==> inputs of 03-18 <==
Design microP, start of the top module:
module microP(
    input clk,
    input reset,
    output [7:0] imem_addr,
    input [16:0] imem_data,
    output [7:0] dmem_addr,
    output [7:0] dmem_wdata,
    output dmem_we,
    input [7:0] dmem_rdata,
    input [7:0] data_in,
    output out_we,
    output [7:0] data_out_col,
    output [7:0] data_out_addr
    );
clock: 3.51 ns
lec_check: 0
cap_margin: 20
core_margin: 2
core_utilization: 68
cts_cluster_diameter: 224
cts_cluster_size: 37
setup_slack_margin: -0.26
slew_margin: 20
run.sh (not shown) runs the stock make flow with config.mk's settings and CLKGATE_MAP_FILE=.
==> 07-15: changes against 03-18 <==
Settings changed: CORE_UTILIZATION 68 to 40, CTS_CLUSTER_DIAMETER 224 to not set, CTS_CLUSTER_SIZE 37 to not set, PLACE_DENSITY set to 0.6, SETUP_SLACK_MARGIN -0.26 to 0.88.
==> flow/constraint.sdc (replaced) <==
create_clock -name core_clock -period 4.5 [get_ports {clk}]
set_input_delay 0.9000 -clock core_clock [delete_from_list [all_inputs] [get_ports {clk}]]
set_output_delay 0.9000 -clock core_clock [all_outputs]
set_load 0.01 [all_outputs]
==> 07-24: changes against 03-18 <==
Settings changed: CORE_UTILIZATION 68 to 22, CTS_CLUSTER_DIAMETER 224 to not set, CTS_CLUSTER_SIZE 37 to not set, PLACE_DENSITY set to 0.6, SETUP_SLACK_MARGIN -0.26 to not set.
==> flow/constraint.sdc (replaced) <==
create_clock -name core_clock -period 4.5 [get_ports {clk}]
set_input_delay 0.9000 -clock core_clock [delete_from_list [all_inputs] [get_ports {clk}]]
set_output_delay 0.9000 -clock core_clock [all_outputs]
set_load 0.01 [all_outputs]
==> 02-27: changes against 03-18 <==
Settings changed: CORE_UTILIZATION 68 to 65, CTS_CLUSTER_DIAMETER 224 to not set, CTS_CLUSTER_SIZE 37 to 98, PLACE_DENSITY set to 0.6, SETUP_SLACK_MARGIN -0.26 to not set.
==> flow/constraint.sdc (replaced) <==
create_clock -name core_clock -period 5.04 [get_ports {clk}]
set_input_delay 1.0080 -clock core_clock [delete_from_list [all_inputs] [get_ports {clk}]]
set_output_delay 1.0080 -clock core_clock [all_outputs]
set_load 0.01 [all_outputs]
==> comparison table <==
	02-27	03-18	07-24	07-15
Result of the run	timing/DRC/antenna clean	aborted with a tool error	timing/DRC/antenna clean	timing/DRC/antenna clean
Last stage reached	-	global routing	-	-
Number of buffers inserted by post-CTS setup repair	0	0	0	18
Clock distribution power	0.00152 W	-	0.00159 W	0.00175 W
Clock buffers and inverters, area share	7.15%	-	6.63%	6.70%
Vertical die size	126 microns	123 microns	213 microns	159 microns
Worst voltage drop across the vdd grid	0.298 mV	-	0.323 mV	0.268 mV
CP Data Required Time	2.70 ns	-	4.83 ns	4.69 ns
Cell with the largest stage delay on the worst path	edfxtp_1	-	edfxtp_1	mux4_2
Final cell count without fillers	1,239	-	1,650	1,437
Group drawing the most power	sequential cells	-	sequential cells	sequential cells
Final Power	0.00404 W	-	0.00441 W	0.00482 W
Count of warning messages emitted by the tools	100	-	98	101
Final Cell Area	11,300 sq um	-	11,900 sq um	12,900 sq um
Headroom to the max-slew limit	44.5%	-	52.8%	43.3%
Clock network fraction of total power	37.7%	-	36.1%	36.2%
Die Width	126 microns	123 microns	213 microns	159 microns
Static leakage	4.56 nW	-	4.61 nW	5.11 nW
Final hold viol count	0	-	0	0
Met2 wire length	14.9 mm	-	13.5 mm	14.3 mm

========
==> run a <==
Starting RTL as in the previous note.
clock: 2.01 ns
lec_check: 0
abc_area: 1
cap_margin: 0
core_margin: 2
core_utilization: 72
cts_cluster_diameter: 379
cts_cluster_size: 72
gpl_routability_driven: 0
place_density_lb_addon: 0.01
setup_slack_margin: 0.25
slew_margin: 40
==> run b (differences from run a) <==
Settings changed: ABC_AREA 1 to not set, CAP_MARGIN 0 to 20, CORE_UTILIZATION 72 to 65, CTS_CLUSTER_DIAMETER 379 to not set, CTS_CLUSTER_SIZE 72 to 32, GPL_ROUTABILITY_DRIVEN 0 to not set, PLACE_DENSITY set to 0.6, PLACE_DENSITY_LB_ADDON 0.01 to not set, SETUP_SLACK_MARGIN 0.25 to not set, SLEW_MARGIN 40 to 20.
==> flow/constraint.sdc (replaced) <==
create_clock -name core_clock -period 3.35 [get_ports {clk}]
set_input_delay 0.6700 -clock core_clock [delete_from_list [all_inputs] [get_ports {clk}]]
set_output_delay 0.6700 -clock core_clock [all_outputs]
set_load 0.01 [all_outputs]
==> comparison table <==
Die Width: run a 120 µm; run b 126 µm
Top-count cell post-synth: run a nand2_1; run b edfxtp_1
Die height: run a 120 µm; run b 126 µm
Simple share: run a 29.4%; run b 14.6%
Core Footprint: run a 0.0132 mm²; run b 0.0145 mm²
Unique masters post-synth: run a 44; run b 85
Post-placement worst setup slack: run a -1220 ps; run b -200 ps
Gate count after technology mapping: run a 1,285; run b 929
Dpl hpwl: run a 31,300 µm; run b 22,900 µm
Post-synthesis cell count from yosys: run a 1,285; run b 929
Number of placement rows: run a 42; run b 44
Area of the mapped netlist: run a 0.00977 mm²; run b 0.00961 mm²
Yosys aoi share: run a 10.3%; run b 15.9%
XOR/XNOR Area Share: run a 1.26%; run b 1.64%
Starting density of the core: run a 73.8%; run b 66.4%
Avg Inst Size Synth: run a 7.60 µm²; run b 10.3 µm²
Post-Syn Nets: run a 1,355; run b 999
Status: run a stopped before the end; run b stopped before the end
Failing step: run a 4_1_cts; run b 5_1_grt
MUX area fraction: run a 0%; run b 11.9%

========
==> inputs of 01-27 <==
Starting RTL as in the previous note.
==> flow/config.mk <==
export PLATFORM = sky130hd
export DESIGN_NAME = microP
export DESIGN_NICKNAME = microP
export VERILOG_FILES = /design/flow/design.v
export SDC_FILE = /design/flow/constraint.sdc
export NUM_CORES = 4
export LEC_CHECK = 0
export ABC_AREA = 0
export CAP_MARGIN = 25
export CELL_PAD_IN_SITES_GLOBAL_PLACEMENT = 0
export CORE_MARGIN = 2
export CORE_UTILIZATION = 69
export MAX_ROUTING_LAYER = met4
export MIN_ROUTING_LAYER = met1
export PLACE_DENSITY = 0.59
export SLEW_MARGIN = 15
export TNS_END_PERCENT = 80
==> flow/constraint.sdc <==
create_clock -name core_clock -period 3.44 [get_ports {clk}]
set_input_delay 0.6880 -clock core_clock [delete_from_list [all_inputs] [get_ports {clk}]]
set_output_delay 0.6880 -clock core_clock [all_outputs]
set_load 0.01 [all_outputs]
==> 09-24: changes against 01-27 <==
Settings changed: ABC_AREA 0 to unset, CAP_MARGIN 25 to 20, CELL_PAD_IN_SITES_GLOBAL_PLACEMENT 0 to unset, CORE_UTILIZATION 69 to 71, CTS_CLUSTER_SIZE set to 40, MAX_ROUTING_LAYER met4 to unset, MIN_ROUTING_LAYER met1 to unset, PLACE_DENSITY 0.59 to unset, SLEW_MARGIN 15 to 20, TNS_END_PERCENT 80 to unset.
==> flow/constraint.sdc (replaced) <==
create_clock -name core_clock -period 2.01 [get_ports {clk}]
set_input_delay 0.4020 -clock core_clock [delete_from_list [all_inputs] [get_ports {clk}]]
set_output_delay 0.4020 -clock core_clock [all_outputs]
set_load 0.01 [all_outputs]
==> 11-02: changes against 01-27 <==
Settings changed: ABC_AREA 0 to unset, CAP_MARGIN 25 to 20, CELL_PAD_IN_SITES_GLOBAL_PLACEMENT 0 to unset, CORE_UTILIZATION 69 to 66, MAX_ROUTING_LAYER met4 to unset, MIN_ROUTING_LAYER met1 to unset, PLACE_DENSITY 0.59 to unset, SLEW_MARGIN 15 to 20, TNS_END_PERCENT 80 to unset.
==> flow/constraint.sdc (replaced) <==
create_clock -name core_clock -period 3.63 [get_ports {clk}]
set_input_delay 0.7260 -clock core_clock [delete_from_list [all_inputs] [get_ports {clk}]]
set_output_delay 0.7260 -clock core_clock [all_outputs]
set_load 0.01 [all_outputs]
==> summary of the runs <==
- 01-27 never finished: it broke off in global routing (GRT-0116). 09-24 did not get past clock tree synthesis. 11-02 finished but failed the layout checks on negative setup slack.
- Synthesized area is the same in 09-24 and 11-02.
- In synthesized cell count, 11-02 and 09-24 do not differ.
- Die size: 09-24 is smaller than 01-27 (about 2.7%).
==> figures <==
metric                                                                                          11-02                       01-27                   09-24
Post-Place Cells                                                                                1,218                       1,233                   1,326
Total setup buffers inserted after CTS                                                              2                          29                       -
Outcome                                                                      finished with violations      stopped before the end  stopped before the end
Last stage reached                                                                                  -              global routing    clock tree synthesis
Layout check failures                                                            negative setup slack                           -                       -
Pre-CTS setup slack                                                                          -8.93 ps                     -194 ps                -1570 ps
Number of hold buffers added after cts                                                              0                           0                       -
Total half-perimeter wirelength after legalization and detailed placement                   22,000 um                   21,600 um               26,900 um
Cell area after placement                                                                 0.0111 mm^2                 0.0113 mm^2             0.0122 mm^2
Chip width                                                                                     125 um                      122 um                  120 um
Clock tree root buffer cell                                                sky130_fd_sc_hd__clkbuf_16  sky130_fd_sc_hd__clkbuf_16                       -
Number of H-tree levels                                                                             4                           4                       -
Power is estimated from default activity; no workload was simulated.
